==> inputs of run Y <==
==> flow/design.v <==
module router_fsm(input clock, resetn, pkt_valid, parity_done, soft_reset_0, soft_reset_1, soft_reset_2,
                        fifo_full, low_pkt_valid, fifo_empty_0, fifo_empty_1, fifo_empty_2,
                  input [1:0] data_in,
                  output busy, detect_add, ld_state, laf_state, full_state, write_enb_reg, rst_int_reg, lfd_state);
parameter Decode_Address = 3'b000, 
          Load_First_Data = 3'b001,
          Wait_Till_Empty = 3'b010,
          Load_Data = 3'b011,
          Check_Parity_Error = 3'b100,
          Load_Parity = 3'b101,
          Fifo_Full_State = 3'b110,
          Load_After_Full = 3'b111;
reg [2:0] state, next_state;
always @(posedge clock) begin
    if (!resetn) state <= Decode_Address;
    else if((soft_reset_0 && (data_in[1:0] == 0)) | (soft_reset_1 && (data_in[1:0] == 1)) | (soft_reset_2 && (data_in[1:0] == 2))) state <= Decode_Address;
    else state <= next_state; 
end
always @(*) begin
    case(state)
    Decode_Address : begin  
        if(pkt_valid & (data_in[1:0] == 0 & fifo_empty_0 | data_in[1:0] == 1 & fifo_empty_1 | data_in[1:0] == 2 & fifo_empty_2))
        begin
            next_state = Load_First_Data;
        end
        else if(pkt_valid & (data_in[1:0] == 0 & !fifo_empty_0 | data_in[1:0] == 1 & !fifo_empty_1 | data_in[1:0] == 2 & !fifo_empty_2))
        begin
            next_state = Wait_Till_Empty;
        end
        else next_state = Decode_Address;
    end
    Load_First_Data : next_state = Load_Data;  
    Wait_Till_Empty : begin  
        if( (fifo_empty_0 && (data_in[1:0] == 0)) || (fifo_empty_1 && (data_in[1:0] == 1)) || (fifo_empty_2 && (data_in[1:0] == 2)) ) begin
            next_state = Load_First_Data;
        end
        else next_state = Wait_Till_Empty;
    end
    Load_Data : begin  
        if(fifo_full) next_state = Fifo_Full_State;
        else if (!fifo_full & !pkt_valid) next_state = Load_Parity;
        else next_state = Load_Data;
    end
    Fifo_Full_State : begin  
        if(!fifo_full) next_state = Load_After_Full;
        else next_state = Fifo_Full_State;
    end
    Load_Parity : next_state = Check_Parity_Error;  
    Check_Parity_Error : begin  
        if(fifo_full) next_state= Fifo_Full_State;
        else next_state = Decode_Address;
    end
    Load_After_Full : begin  
        if (parity_done) next_state = Decode_Address;
        else if(low_pkt_valid) next_state = Load_Parity;
        else next_state = Load_Data;
    end
    endcase
end
assign detect_add = (state == Decode_Address);
assign lfd_state = (state == Load_First_Data);
assign busy = (state == Load_First_Data) || (state == Load_Parity) || (state == Fifo_Full_State) || (state == Load_After_Full) || (state == Wait_Till_Empty) || (state == Check_Parity_Error);
assign ld_state = (state == Load_Data)||(state == Load_Parity) ;
assign write_enb_reg = (state == Load_First_Data)|(state == Load_Data)||(state == Load_Parity);
assign full_state = (state == Fifo_Full_State);
assign laf_state = (state == Load_After_Full);  
assign rst_int_reg = (state == Check_Parity_Error);
endmodule
module router_reg(input clock, resetn, pkt_valid, fifo_full, rst_int_reg, detect_add, 
                        ld_state, laf_state, full_state, lfd_state, 
                  output reg parity_done, low_pkt_valid, err, 
                  input [7:0] data_in, output reg [7:0] dout);
reg [7:0] a,c,d,e;
reg [8:0] b [31:0];
reg [4:0] count_b,count_a ;
always@(posedge clock) begin
    if(!resetn) begin
        dout <= 8'd0;
        parity_done <= 1'b0;
        low_pkt_valid <= 1'b0;
        err <= 1'b0;
        count_b <= 0;
        count_a <= 0;
        c <= 8'd0;
        d <= 8'd0;
    end
    else begin
    parity_done <= ((ld_state & !fifo_full & !pkt_valid) | (laf_state & low_pkt_valid & !parity_done)) & !detect_add;
    low_pkt_valid <= (ld_state & !pkt_valid);
        if(pkt_valid) begin
            if(detect_add) begin
                dout <= data_in;
                c <= data_in;
            end
            else if(ld_state||lfd_state) begin
                if(full_state) begin
                    b[count_b] <= data_in;
                    count_b <= count_b + 1;
                end
                else if(!full_state) begin
                    if(laf_state) begin
                        dout <= b[count_a];
                        count_a <= count_a + 1;
                    end
                    else begin
                        c <= c^data_in;
                        dout <= data_in;
                    end
                end 
            end 
        end
        else begin
            d <= data_in;
            dout <= data_in;
        end
    end
err <= (c==d) ? 0 : 1 ;
end
endmodule
module router_sync(input detect_add, write_enb_reg, clock, resetn, 
                         read_enb_0, read_enb_1, read_enb_2,
                         empty_0, empty_1, empty_2, 
                         full_0, full_1, full_2, 
                   input [1:0] data_in,
                   output reg vld_out_0, vld_out_1, vld_out_2,
                   output reg soft_reset_0, soft_reset_1, soft_reset_2, 
                   output reg fifo_full,
                   output reg [2:0] write_enb);
reg [1:0] q;
reg [4:0] count0,count1,count2;
always@(posedge clock)begin
    if(detect_add) q <= data_in;
end
always@(*)begin
    vld_out_0 <= !empty_0;
    vld_out_1 <= !empty_1;
    vld_out_2 <= !empty_2;
    case(q)
    2'b00 : begin
            fifo_full = full_0;
            write_enb = {2'b00, write_enb_reg};
            end 
    2'b01 : begin
            fifo_full = full_1;
            write_enb = {1'b0, write_enb_reg,1'b0};
            end
    2'b10 : begin
            fifo_full = full_2;
            write_enb = {write_enb_reg, 2'b00};
            end
    default : begin
                fifo_full = 0;
                write_enb = 3'd0;
    end
    endcase
end
always@(posedge clock) begin
    if(!resetn)begin
        count0<=5'd0;
        count1<=5'd0;
        count2<=5'd0;
        soft_reset_0 <= 1'b0;
        soft_reset_1 <= 1'b0;
        soft_reset_2 <= 1'b0;
    end
    else begin
        soft_reset_0 <= 1'b0;
        soft_reset_1 <= 1'b0;
        soft_reset_2 <= 1'b0;
        if (vld_out_0 && !read_enb_0) begin
            if (count0 == 5'b11101) begin
                soft_reset_0 <= 1'b1;
                count0 <= 5'd0;
            end
            else count0 <= count0 + 1'b1;
        end
        else count0 <= 5'd0;
        if (vld_out_1 && !read_enb_1) begin
            if (count1 == 5'b11101) begin
                soft_reset_1 <= 1'b1;
                count1 <= 5'd0;
            end
            else count1 <= count1 + 1'b1;
        end
        else count1 <= 5'd0;
        if (vld_out_2 && !read_enb_2) begin
            if (count2 == 5'b11101) begin
                soft_reset_2 <= 1'b1;
                count2 <= 5'd0;
            end
            else count2 <= count2 + 1'b1;
        end
        else count2 <= 5'd0;
    end
end
endmodule
module router_fifo(input clock, resetn, write_enb, read_enb, soft_reset, lfd_state,
                   input [7:0] data_in, output full, empty, output [7:0] data_out);
reg [8:0] mem [0:15];
reg [3:0] rd_pointer, wr_pointer;
reg [8:0] packet_out;
wire [8:0]packet;
reg [6:0] length;
reg [4:0] status_count;
assign empty = (status_count == 0 ) ? 1'b1 : 1'b0 ;
assign full = (status_count == 5'd16) ? 1'b1 : 1'b0 ;
assign packet[7:0] = data_in[7:0];
assign packet[8] = lfd_state;
assign data_out = resetn ?  packet_out[7:0] : 8'd0;
always@(posedge clock) begin
    if(!resetn || soft_reset) status_count <= 5'd0;
    else if(full == 1'b0 && write_enb & empty == 1'b0 && read_enb) status_count <= status_count;
    else if (full == 1'b0 && write_enb) status_count <= status_count + 1'b1;
    else if(empty == 1'b0 && read_enb ) status_count <= status_count - 1'b1;
    else status_count <= status_count;
end
always@(posedge clock) begin
    if(!resetn || soft_reset) begin  
        wr_pointer <= 4'd0;
    end
    else if(full == 1'b0 && write_enb) begin  
            mem[wr_pointer[3:0]] <= packet;
            wr_pointer <= wr_pointer + 1'b1;
    end
end
always@(posedge clock) begin
    if(!resetn || soft_reset) begin  
        rd_pointer <= 4'd0;
        packet_out <= 9'd0;
    end
    else begin 
        if(empty == 1'b0 && read_enb ) begin  
                packet_out <= mem[rd_pointer[3:0]];
                rd_pointer <= rd_pointer + 1'b1;
        end
        if (length == 0 && (empty || !mem[rd_pointer[3:0]][8])) packet_out <= 9'd0;
    end
end
always@(posedge clock)begin
    if (!resetn || soft_reset) begin
        length <= 0;
    end
    else if(empty == 1'b0 && read_enb ) begin
        if(mem[rd_pointer[3:0]][8])begin
                length <= mem[rd_pointer[3:0]][7:2] + 1'b1;
        end
        else if (length != 0)  begin
                length <= length - 1'b1;
        end
    end
end
endmodule
module router_top(input clock, resetn, read_enb_0, read_enb_1, read_enb_2, pkt_valid,
                  input [7:0] data_in, output [7:0] data_out_0, data_out_1, data_out_2,
                  output valid_out_0, valid_out_1, valid_out_2, error, busy);
wire parity_done,detect_add;
wire ld_state, laf_state, full_state, write_enb_reg, rst_int_reg, lfd_state;
wire [2:0] fifo_empty, full,w_enb, write_enb, soft_reset_temp;
wire fifo_full,low_pkt_valid,soft_reset_0,soft_reset_1,soft_reset_2;
wire [7:0] dout;
wire read_enb_temp[2:0];
wire [7:0] data_out_temp[2:0];
assign soft_reset_temp[0] = soft_reset_0;
assign soft_reset_temp[1] = soft_reset_1;
assign soft_reset_temp[2] = soft_reset_2;
assign read_enb_temp[0] = read_enb_0;
assign read_enb_temp[1] = read_enb_1;
assign read_enb_temp[2] = read_enb_2;
assign data_out_0 = data_out_temp[0];
assign data_out_1 = data_out_temp[1];
assign data_out_2 = data_out_temp[2];
router_fsm dut1(.clock(clock),
                .resetn(resetn),
                .pkt_valid(pkt_valid),
                .parity_done(parity_done),
                .soft_reset_0(soft_reset_0),
                .soft_reset_1(soft_reset_1),
                .soft_reset_2(soft_reset_2),
                .fifo_full(fifo_full),
                .low_pkt_valid(low_pkt_valid),
                .fifo_empty_0(fifo_empty[0]),
                .fifo_empty_1(fifo_empty[1]),
                .fifo_empty_2(fifo_empty[2]),
                .data_in(data_in[1:0]),
                .busy(busy),
                .detect_add(detect_add),
                .ld_state(ld_state),
                .laf_state(laf_state),
                .full_state(full_state),
                .write_enb_reg(write_enb_reg),
                .rst_int_reg(rst_int_reg),
                .lfd_state(lfd_state));
router_reg dut2(.clock(clock),
                .resetn(resetn),
                .pkt_valid(pkt_valid),
                .fifo_full(fifo_full),
                .detect_add(detect_add),
                .ld_state(ld_state),
                .laf_state(laf_state),
                .full_state(full_state),
                .rst_int_reg(rst_int_reg),
                .lfd_state(lfd_state),
                .parity_done(parity_done),
                .low_pkt_valid(low_pkt_valid),
                .err(error),
                .data_in(data_in),
                .dout(dout));
router_sync dut3(.clock(clock),
                .resetn(resetn),
                .detect_add(detect_add),
                .read_enb_0(read_enb_0),
                .read_enb_1(read_enb_1),
                .read_enb_2(read_enb_2),
                .write_enb_reg(write_enb_reg),
                .empty_0(fifo_empty[0]),
                .empty_1(fifo_empty[1]),
                .empty_2(fifo_empty[2]),
                .full_0(full[0]),
                .full_1(full[1]),
                .full_2(full[2]),
                .data_in(data_in[1:0]),
                .vld_out_0(valid_out_0),
                .vld_out_1(valid_out_1),
                .vld_out_2(valid_out_2),
                .soft_reset_0(soft_reset_0),
                .soft_reset_1(soft_reset_1),
                .soft_reset_2(soft_reset_2),
                .fifo_full(fifo_full),
                .write_enb(w_enb));
genvar x;
generate for (x= 0 ; x<3 ; x = x+1)
begin:fifo
	router_fifo f(.clock(clock),
                  .resetn(resetn), 
                  .soft_reset(soft_reset_temp[x]),
	              .lfd_state(lfd_state),
                  .write_enb(w_enb[x]),
                  .data_in(dout), 
                  .read_enb(read_enb_temp[x]),
	              .full(full[x]), 
                  .empty(fifo_empty[x]), 
                  .data_out(data_out_temp[x]));
end
endgenerate	
endmodule
==> flow/run.sh <==
#!/bin/bash
# the make line also repeats each setting of config.mk as NAME=value (left out here)
make -C /OpenROAD-flow-scripts/flow DESIGN_CONFIG=/design/flow/config.mk WORK_HOME=/design/flow/orfs CLKGATE_MAP_FILE= finish
==> flow/config.mk <==
export PLATFORM = sky130hd
export DESIGN_NAME = router_top
export DESIGN_NICKNAME = router_top
export VERILOG_FILES = /design/flow/design.v
export SDC_FILE = /design/flow/constraint.sdc
export NUM_CORES = 4
export LEC_CHECK = 0
export CAP_MARGIN = 20
export CORE_MARGIN = 2
export CORE_UTILIZATION = 72
export CTS_CLUSTER_SIZE = 14
export PLACE_DENSITY_LB_ADDON = 0.05
export SETUP_SLACK_MARGIN = 0.73
export SLEW_MARGIN = 20
==> flow/constraint.sdc <==
create_clock -name core_clock -period 2.87 [get_ports {clock}]
set_input_delay 0.5740 -clock core_clock [delete_from_list [all_inputs] [get_ports {clock}]]
set_output_delay 0.5740 -clock core_clock [all_outputs]
set_load 0.01 [all_outputs]
==> inputs of run H, as changes to run Y <==
--- a/flow/config.mk
+++ b/flow/config.mk
@@ -9,6 +9,5 @@
 export CORE_MARGIN = 2
-export CORE_UTILIZATION = 72
-export CTS_CLUSTER_SIZE = 14
-export PLACE_DENSITY_LB_ADDON = 0.05
-export SETUP_SLACK_MARGIN = 0.73
+export CORE_UTILIZATION = 55
+export HOLD_SLACK_MARGIN = 0.29
 export SLEW_MARGIN = 20
+export TNS_END_PERCENT = 5
==> flow/constraint.sdc (replaced) <==
create_clock -name core_clock -period 5.0 [get_ports {clock}]
set_input_delay 1.0000 -clock core_clock [delete_from_list [all_inputs] [get_ports {clock}]]
set_output_delay 1.0000 -clock core_clock [all_outputs]
set_load 0.01 [all_outputs]
==> inputs of run B, as changes to run Y <==
==> flow/config.mk (replaced) <==
export PLATFORM = sky130hd
export DESIGN_NAME = router_top
export DESIGN_NICKNAME = router_top
export VERILOG_FILES = /design/flow/design.v
export SDC_FILE = /design/flow/constraint.sdc
export NUM_CORES = 4
export LEC_CHECK = 0
export ABC_AREA = 0
export CAP_MARGIN = 10
export CELL_PAD_IN_SITES_DETAIL_PLACEMENT = 2
export CELL_PAD_IN_SITES_GLOBAL_PLACEMENT = 3
export CORE_MARGIN = 2
export CORE_UTILIZATION = 23
export CTS_CLUSTER_DIAMETER = 393
export CTS_CLUSTER_SIZE = 15
export GPL_ROUTABILITY_DRIVEN = 0
export GPL_TIMING_DRIVEN = 0
export HOLD_SLACK_MARGIN = 0.14
export MIN_ROUTING_LAYER = met2
export SLEW_MARGIN = 15
export TNS_END_PERCENT = 65
==> flow/constraint.sdc (replaced) <==
create_clock -name core_clock -period 5.37 [get_ports {clock}]
set_input_delay 1.0740 -clock core_clock [delete_from_list [all_inputs] [get_ports {clock}]]
set_output_delay 1.0740 -clock core_clock [all_outputs]
set_load 0.01 [all_outputs]
==> summary of the runs <==
Of run B and run H, run H has the higher clock-buffer cell count (gap 17).
The highest non-clock buffer count belongs to run Y, the lowest to run H.
Cell count: run Y is lower than run B (about 25%).
Sequential power: run B is lower than run Y (47%).
Run B produced a clean layout. Run H finished with timing, DRC and antenna clean. Run Y finished with setup timing left.
Power figures rest on the tool's default switching activity, not on a simulated workload.
